==> lagoon: inputs <==
// minimax
module minimax(
   opt, move,
   grid, column_counts, player, sw, clk
);
make LEC_CHECK=0 ABC_AREA=1 CAP_MARGIN=35 CELL_PAD_IN_SITES_DETAIL_PLACEMENT=1 CELL_PAD_IN_SITES_GLOBAL_PLACEMENT=1 CORE_ASPECT_RATIO=1.27 CORE_MARGIN=2 CORE_UTILIZATION=29 CTS_CLUSTER_DIAMETER=120 GPL_ROUTABILITY_DRIVEN=1 MIN_ROUTING_LAYER=met1 SETUP_SLACK_MARGIN=-0.04 SLEW_MARGIN=30 finish   # period 17.6 ns
run.sh (not shown) runs the stock make flow with config.mk's settings and CLKGATE_MAP_FILE=.
==> inputs of garnet, as changes to lagoon <==
==> flow/config.mk (replaced) <==
export PLATFORM = sky130hd
export DESIGN_NAME = minimax
export DESIGN_NICKNAME = minimax
export VERILOG_FILES = /design/flow/design.v
export SDC_FILE = /design/flow/constraint.sdc
export NUM_CORES = 4
export LEC_CHECK = 0
export CAP_MARGIN = 20
export CORE_MARGIN = 2
export CORE_UTILIZATION = 66
export MAX_ROUTING_LAYER = met4
export SETUP_SLACK_MARGIN = 1.38
export SLEW_MARGIN = 20
export TNS_END_PERCENT = 5
==> flow/constraint.sdc (replaced) <==
create_clock -name core_clock -period 8.22 [get_ports {clk}]
set_input_delay 1.6440 -clock core_clock [delete_from_list [all_inputs] [get_ports {clk}]]
set_output_delay 1.6440 -clock core_clock [all_outputs]
set_load 0.01 [all_outputs]
==> inputs of xenon, as changes to lagoon <==
==> flow/config.mk (replaced) <==
export PLATFORM = sky130hd
export DESIGN_NAME = minimax
export DESIGN_NICKNAME = minimax
export VERILOG_FILES = /design/flow/design.v
export SDC_FILE = /design/flow/constraint.sdc
export NUM_CORES = 4
export LEC_CHECK = 0
export CAP_MARGIN = 20
export CORE_MARGIN = 2
export CORE_UTILIZATION = 58
export SETUP_SLACK_MARGIN = -0.75
export SLEW_MARGIN = 20
==> flow/constraint.sdc (replaced) <==
create_clock -name core_clock -period 8.63 [get_ports {clk}]
set_input_delay 1.7260 -clock core_clock [delete_from_list [all_inputs] [get_ports {clk}]]
set_output_delay 1.7260 -clock core_clock [all_outputs]
set_load 0.01 [all_outputs]
==> results <==
xenon reached the layout checks and failed them: capacitance limit, slew limit, setup timing. garnet died in 5_1_grt (GRT-0232). lagoon went through all stages and came out clean.
Cell count: lagoon is larger than xenon (14%).
Of lagoon and xenon, xenon has the higher routed wire length (gap about 13%, measured against xenon).
In combinational power, xenon is at 2.6 times the value of lagoon.
Sequential share of layout area: lagoon is higher than xenon (5.0 points).
In first-iteration DRC count, xenon is at 3.8 times the value of lagoon.
Of lagoon and xenon, xenon has the higher non-clock buffer count (gap 1030).
Power: xenon is larger than lagoon (140%).
In xenon the critical path depth is lower than in lagoon, by 13.
Of xenon and lagoon, xenon has the higher count of clock-buffer cells in the layout (gap 5).
Against xenon, the via count of lagoon is smaller by 18%.
==> figures <==
Result of the run: lagoon timing/DRC/antenna clean; xenon failed layout checks; garnet aborted with a tool error
Last stage reached: lagoon -; xenon -; garnet 5_1_grt
Reasons for failing layout checks: lagoon -; xenon capacitance limit, slew limit, setup timing; garnet -
Bufs w/o clock: lagoon 166; xenon 1196; garnet -
Total of fill cells in the finished design: lagoon 12600; xenon 2803; garnet -
Count of vias placed by the detailed router: lagoon 30710; xenon 37410; garnet -
FA/HA/MAJ Cells, Area Fraction: lagoon 0.07902; xenon 0.07595; garnet 0.07595
Count of nets left with antenna violations after detail routing: lagoon 0; xenon 0; garnet -
Path type of the worst setup path: lagoon register to register; xenon register to register; garnet -
Hold worst-path end: lagoon optscore_r[7]; xenon optscore_r[6]; garnet -
Final RePlAce weighted congestion: lagoon 0.9566; xenon 1.165; garnet 1.257
Final-layout setup total negative slack: lagoon 0 ns; xenon -220.19 ns; garnet -
Highest signal layer in the routed design: lagoon met4; xenon met5; garnet -
Data arrival time of the critical path: lagoon 13.47 ns; xenon 11.23 ns; garnet -
Maximum capacitance violations: lagoon 0; xenon 1; garnet -
Net switching power figure: lagoon 1.965 mW; xenon 3.855 mW; garnet -
Stage-log warning count: lagoon 68; xenon 74; garnet -
Post-CTS Resized: lagoon 0; xenon 134; garnet 166
Post-synthesis area per instance: lagoon 6.115 sq um; xenon 8.269 sq um; garnet 8.269 sq um
Largest type area fraction: lagoon 0.1988; xenon 0.1902; garnet 0.1902
Mux share: lagoon 0.006068; xenon 0.1527; garnet 0.1527
Critical path data required time: lagoon 17.99 ns; xenon 9.06 ns; garnet -
Placed instance area: lagoon 30660 sq um; xenon 39370 sq um; garnet 38540 sq um

---

==> inputs of branch willow <==
Starting RTL as in the previous note.
==> flow/config.mk <==
export PLATFORM = sky130hd
export DESIGN_NAME = minimax
export DESIGN_NICKNAME = minimax
export VERILOG_FILES = /design/flow/design.v
export SDC_FILE = /design/flow/constraint.sdc
export NUM_CORES = 4
export LEC_CHECK = 0
export CAP_MARGIN = 20
export CORE_MARGIN = 2
export CORE_UTILIZATION = 65
export CTS_CLUSTER_DIAMETER = 238
export MAX_ROUTING_LAYER = met4
export SETUP_SLACK_MARGIN = -0.59
export SLEW_MARGIN = 20
export TNS_END_PERCENT = 5
==> flow/constraint.sdc <==
create_clock -name core_clock -period 10.4 [get_ports {clk}]
set_input_delay 2.0800 -clock core_clock [delete_from_list [all_inputs] [get_ports {clk}]]
set_output_delay 2.0800 -clock core_clock [all_outputs]
set_load 0.01 [all_outputs]
==> branch nickel (differences from branch willow) <==
- CORE_MARGIN: 2 -> 9
- CORE_UTILIZATION: 65 -> 58
- CTS_CLUSTER_DIAMETER: 238 -> not set
- CTS_CLUSTER_SIZE: not set -> 43
- MIN_ROUTING_LAYER: not set -> met2
- PLACE_DENSITY: not set -> 0.68
- SETUP_SLACK_MARGIN: -0.59 -> 0.35
- SLEW_MARGIN: 20 -> 35
- TNS_END_PERCENT: 5 -> 90
==> flow/constraint.sdc (replaced) <==
create_clock -name core_clock -period 9.23 [get_ports {clk}]
set_input_delay 1.8460 -clock core_clock [delete_from_list [all_inputs] [get_ports {clk}]]
set_output_delay 1.8460 -clock core_clock [all_outputs]
set_load 0.01 [all_outputs]
==> results.sh <==
# flow metrics
export IMPL_error_line="[ERROR GRT-0116] Global routing finished with congestion. Check the congestion regions in the DRC Viewer."
export IMPL_failed_stage="5_1_grt"
export IMPL_grt_busiest_layer="met3"
export IMPL_die_area_um2=59300
export IMPL_fp_util=0.587
export IMPL_use_met1=0
export IMPL_dieWidth_um=244
export IMPL_outcome="did not finish"
export IMPL_place_ws_ns=-1.67
export IMPL_gr_total_overflow=459
[end of results for branch nickel]
==> results.sh <==
# implementation run metrics
export IMPL_gr_total_overflow=0
export IMPL_setup_violations=92
export IMPL_fp_util=0.655
export IMPL_outcome="complete, but fails checks"
export IMPL_final_setup_worst_slack_ns=-0.490
export IMPL_violations="negative setup slack"
[end of results for branch willow]
No activity file was given, so power comes from the tool's default toggle rates.
